P:
## axis_uart_v1_0
module axis_uart_v1_0 #(
	parameter integer BAUD_PRESCALER = 10,	 
	parameter integer PARITY = 0, 			 
	parameter integer BYTE_SIZE = 8, 		 
	parameter integer STOP_BITS = 0, 		 
	parameter integer FIFO_DEPTH = 16,		 
	parameter integer FLOW_CONTROL = 1,		 
	parameter integer DYNAMIC_CONFIG = 1	 
)
(
	input wire aclk,
	input wire aresetn,
	input wire [23:0]s_axis_config_tdata,	 
	input wire s_axis_config_tvalid,
	output wire s_axis_config_tready,
	input wire [15:0]s_axis_tdata,
	input wire s_axis_tvalid,
	output wire s_axis_tready,
	output wire [15:0]m_axis_tdata,
	output wire m_axis_tuser,				 
	output wire m_axis_tvalid,
	input wire m_axis_tready,
	output wire tx,
	input wire rx,
	output wire rts,						 
	input wire cts							 
);
wire s_axis_config_tx_tready;
wire s_axis_config_rx_tready;
assign s_axis_config_tready = (DYNAMIC_CONFIG) ? s_axis_config_tx_tready & s_axis_config_rx_tready : 1'b0;
uart_tx #(
	.BAUD_PRESCALER(BAUD_PRESCALER),
	.PARITY(PARITY),
	.BYTE_SIZE(BYTE_SIZE),
	.STOP_BITS(STOP_BITS),
	.FIFO_DEPTH(FIFO_DEPTH)
  ...
Size: roughly 3900 cells after synthesis, roughly 750 flip-flops, roughly 69 I/O pins, about 35000 sq um of cells after synthesis.
clock: 3.27 ns
lec_check: 0
abc_area: 1
cap_margin: 20
core_margin: 2
core_utilization: 72
cts_cluster_size: 76
hold_slack_margin: 0.29
place_density_lb_addon: 0.01
setup_slack_margin: 0.45
slew_margin: 20
run.sh (not shown) runs the stock make flow with config.mk's settings and CLKGATE_MAP_FILE=.
Modified inputs, Q compared to P
- SETUP_SLACK_MARGIN changed from 0.45 to 1.51
- PLACE_DENSITY_LB_ADDON removed (was 0.01)
- CORE_UTILIZATION changed from 72 to 50
- CTS_CLUSTER_SIZE removed (was 76)
- ABC_AREA removed (was 1)
- HOLD_SLACK_MARGIN removed (was 0.29)
- the clock period (ns, I/O delays scaled along) changed from 3.27 to 8.0
--- outcome ---
The power reported for Q is smaller than that of P by 62%.
Q: done, clean on timing, DRC and antenna
Compare Q and P | non-clock buffer total of the final layout lower: Q
Q against P: switching share of power decreased 4.5 points; utilization of the core after routing went down 28 points.
Relative to Q, the following input files were edited for R:
- a deleted SETUP_SLACK_MARGIN that had been 1.51
- a change of CORE_UTILIZATION from 50 to 40
- a change of the clock period (ns, I/O delays scaled along) from 8.0 to 9.21
Results
- R was carried through to the last stage, and its layout satisfied the timing, DRC and antenna checks.
- Taking Q as the reference, in R number of cells traversed by the worst register-to-register path +1; overall routed net length level.
- Delta (R minus Q): number of DRC markers after the initial detailed-route iteration dropped about 8%, total number of tap cells went up 23%.


the reference run:
Starting RTL as in the previous note.
clock: 8.0 ns
lec_check: 0
cap_margin: 0
cell_pad_in_sites_global_placement: 1
core_aspect_ratio: 1.35
core_margin: 2
core_utilization: 63
hold_slack_margin: 0.14
max_routing_layer: met4
slew_margin: 20
Inputs modified between the reference run and the trial run:
- removing MAX_ROUTING_LAYER (formerly met4)
- changing CORE_UTILIZATION from 63 to 56
- removing HOLD_SLACK_MARGIN (formerly 0.14)
- removing CELL_PAD_IN_SITES_GLOBAL_PLACEMENT (formerly 1)
- changing CAP_MARGIN from 0 to 20
- removing CORE_ASPECT_RATIO (formerly 1.35)
- changing the clock period (ns, I/O delays scaled along) from 8.0 to 3.22
## What came out
I/O pin total: the reference run vs the trial run identical
met3 wire length ended up 460 um lower on the trial run than on the reference run.
The trial run against the reference run: worst hold slack higher, buffers inserted during post-CTS setup optimization higher, violation tally from detailed-route iteration zero lower.
Compared the trial run vs the reference run, and global-route usage is down in the trial run.
Re leakage dissipation: the trial run and the reference run aren't equal, and the higher value belongs to the trial run.
The trial run finished all stages; however, its layout fails the closing checks, the failures being setup timing.
The run showing the greater combinational share of cell area is the reference run.


## quartz
Starting RTL as in the previous note.
==> flow/config.mk <==
export PLATFORM = sky130hd
export DESIGN_NAME = axis_uart_v1_0
export DESIGN_NICKNAME = axis_uart_v1_0
export VERILOG_FILES = /design/flow/design.v
export SDC_FILE = /design/flow/constraint.sdc
export NUM_CORES = 4
export LEC_CHECK = 0
export ABC_AREA = 1
export CAP_MARGIN = 20
export CORE_MARGIN = 2
export CORE_UTILIZATION = 72
export CTS_CLUSTER_DIAMETER = 393
export CTS_CLUSTER_SIZE = 17
export GPL_ROUTABILITY_DRIVEN = 0
export HOLD_SLACK_MARGIN = 0.29
export PLACE_DENSITY_LB_ADDON = 0.01
export SETUP_SLACK_MARGIN = 0.45
export SLEW_MARGIN = 20
==> flow/constraint.sdc <==
create_clock -name core_clock -period 3.27 [get_ports {aclk}]
set_input_delay 0.6540 -clock core_clock [delete_from_list [all_inputs] [get_ports {aclk}]]
set_output_delay 0.6540 -clock core_clock [all_outputs]
set_load 0.01 [all_outputs]
Changes in sierra relative to quartz:
- removing CTS_CLUSTER_DIAMETER (formerly 393)
- removing PLACE_DENSITY_LB_ADDON (formerly 0.01)
- removing GPL_ROUTABILITY_DRIVEN (formerly 0)
- removing ABC_AREA (formerly 1)
- removing HOLD_SLACK_MARGIN (formerly 0.29)
- removing SETUP_SLACK_MARGIN (formerly 0.45)
- setting MAX_ROUTING_LAYER to met4 for the first time
- removing CTS_CLUSTER_SIZE (formerly 17)
- changing CORE_UTILIZATION from 72 to 63
- changing the clock period (ns, I/O delays scaled along) from 3.27 to 8.0
==> comparison <==
- Clock power shrinks by more than a quarter when moving from quartz to sierra.
- Diff sierra and quartz: xor/xnor cell area share of the yosys netlist lower in quartz
- The final instance area of sierra falls short of that of quartz by 300 sq um.
- The number of tap cells inserted in sierra is 1.14 times that in quartz.
- Re flip-flop and latch power: sierra is about 60% down on quartz.
- [diff] worst setup slack, sierra relative to quartz: improvement
- [sierra] number of global-route vias before repair fell 5128 relative to quartz
- Delta (sierra minus quartz): count of different cell masters after synthesis picked up an extra 36, post-synthesis cell area picked up an extra 1.4%.
Inputs modified between sierra and amber:
- a deleted MAX_ROUTING_LAYER that had been met4
- a change of CORE_UTILIZATION from 63 to 40
- a change of the clock period (ns, I/O delays scaled along) from 8.0 to 5.79
Relative contribution of combinational cells to total power delta (amber -> sierra): insignificant. Taking sierra as the reference point, the final critical-path share of the clock period of amber rises by 15 points. Taking sierra as the reference, in amber routed wire length increased by 3.4% relative to the old numbers; relative contribution of the clock network to total power increased 0.8 points; clock-buffer cell count now sits lower. In the flow results for sierra and amber, the data arrival at the endpoint of the critical path is smaller on amber. In the tables for sierra and amber, total power reads lower with sierra. Diff sierra and amber: worst-case setup slack after placement higher in sierra. [compare] base=sierra new=amber: non-clock buffer count in the final layout has decreased; worst hold slack rose by 0.038 ns. Re summed area of non-filler cells in the final layout: amber is 1.7% up on sierra.
Here is what was changed in the inputs of cedar compared with amber.
- CORE_UTILIZATION now 64, was 40
- the clock period (ns, I/O delays scaled along) now 4.05, was 5.79
--- outcome ---
cedar reached the end of the flow, and the finished layout is clean on the timing, DRC and antenna checks.
cedar against amber: number of diodes fell 2; clock network fraction of total power now smaller; synthesized area barely changed.
The register share of total power reported for cedar is smaller than that of amber by 0.3 points.
Measured against each other, cedar and amber differ in fill cell instance count of the final layout, the lower figure coming from cedar.
No activity file was given, so power comes from the tool's default toggle rates.
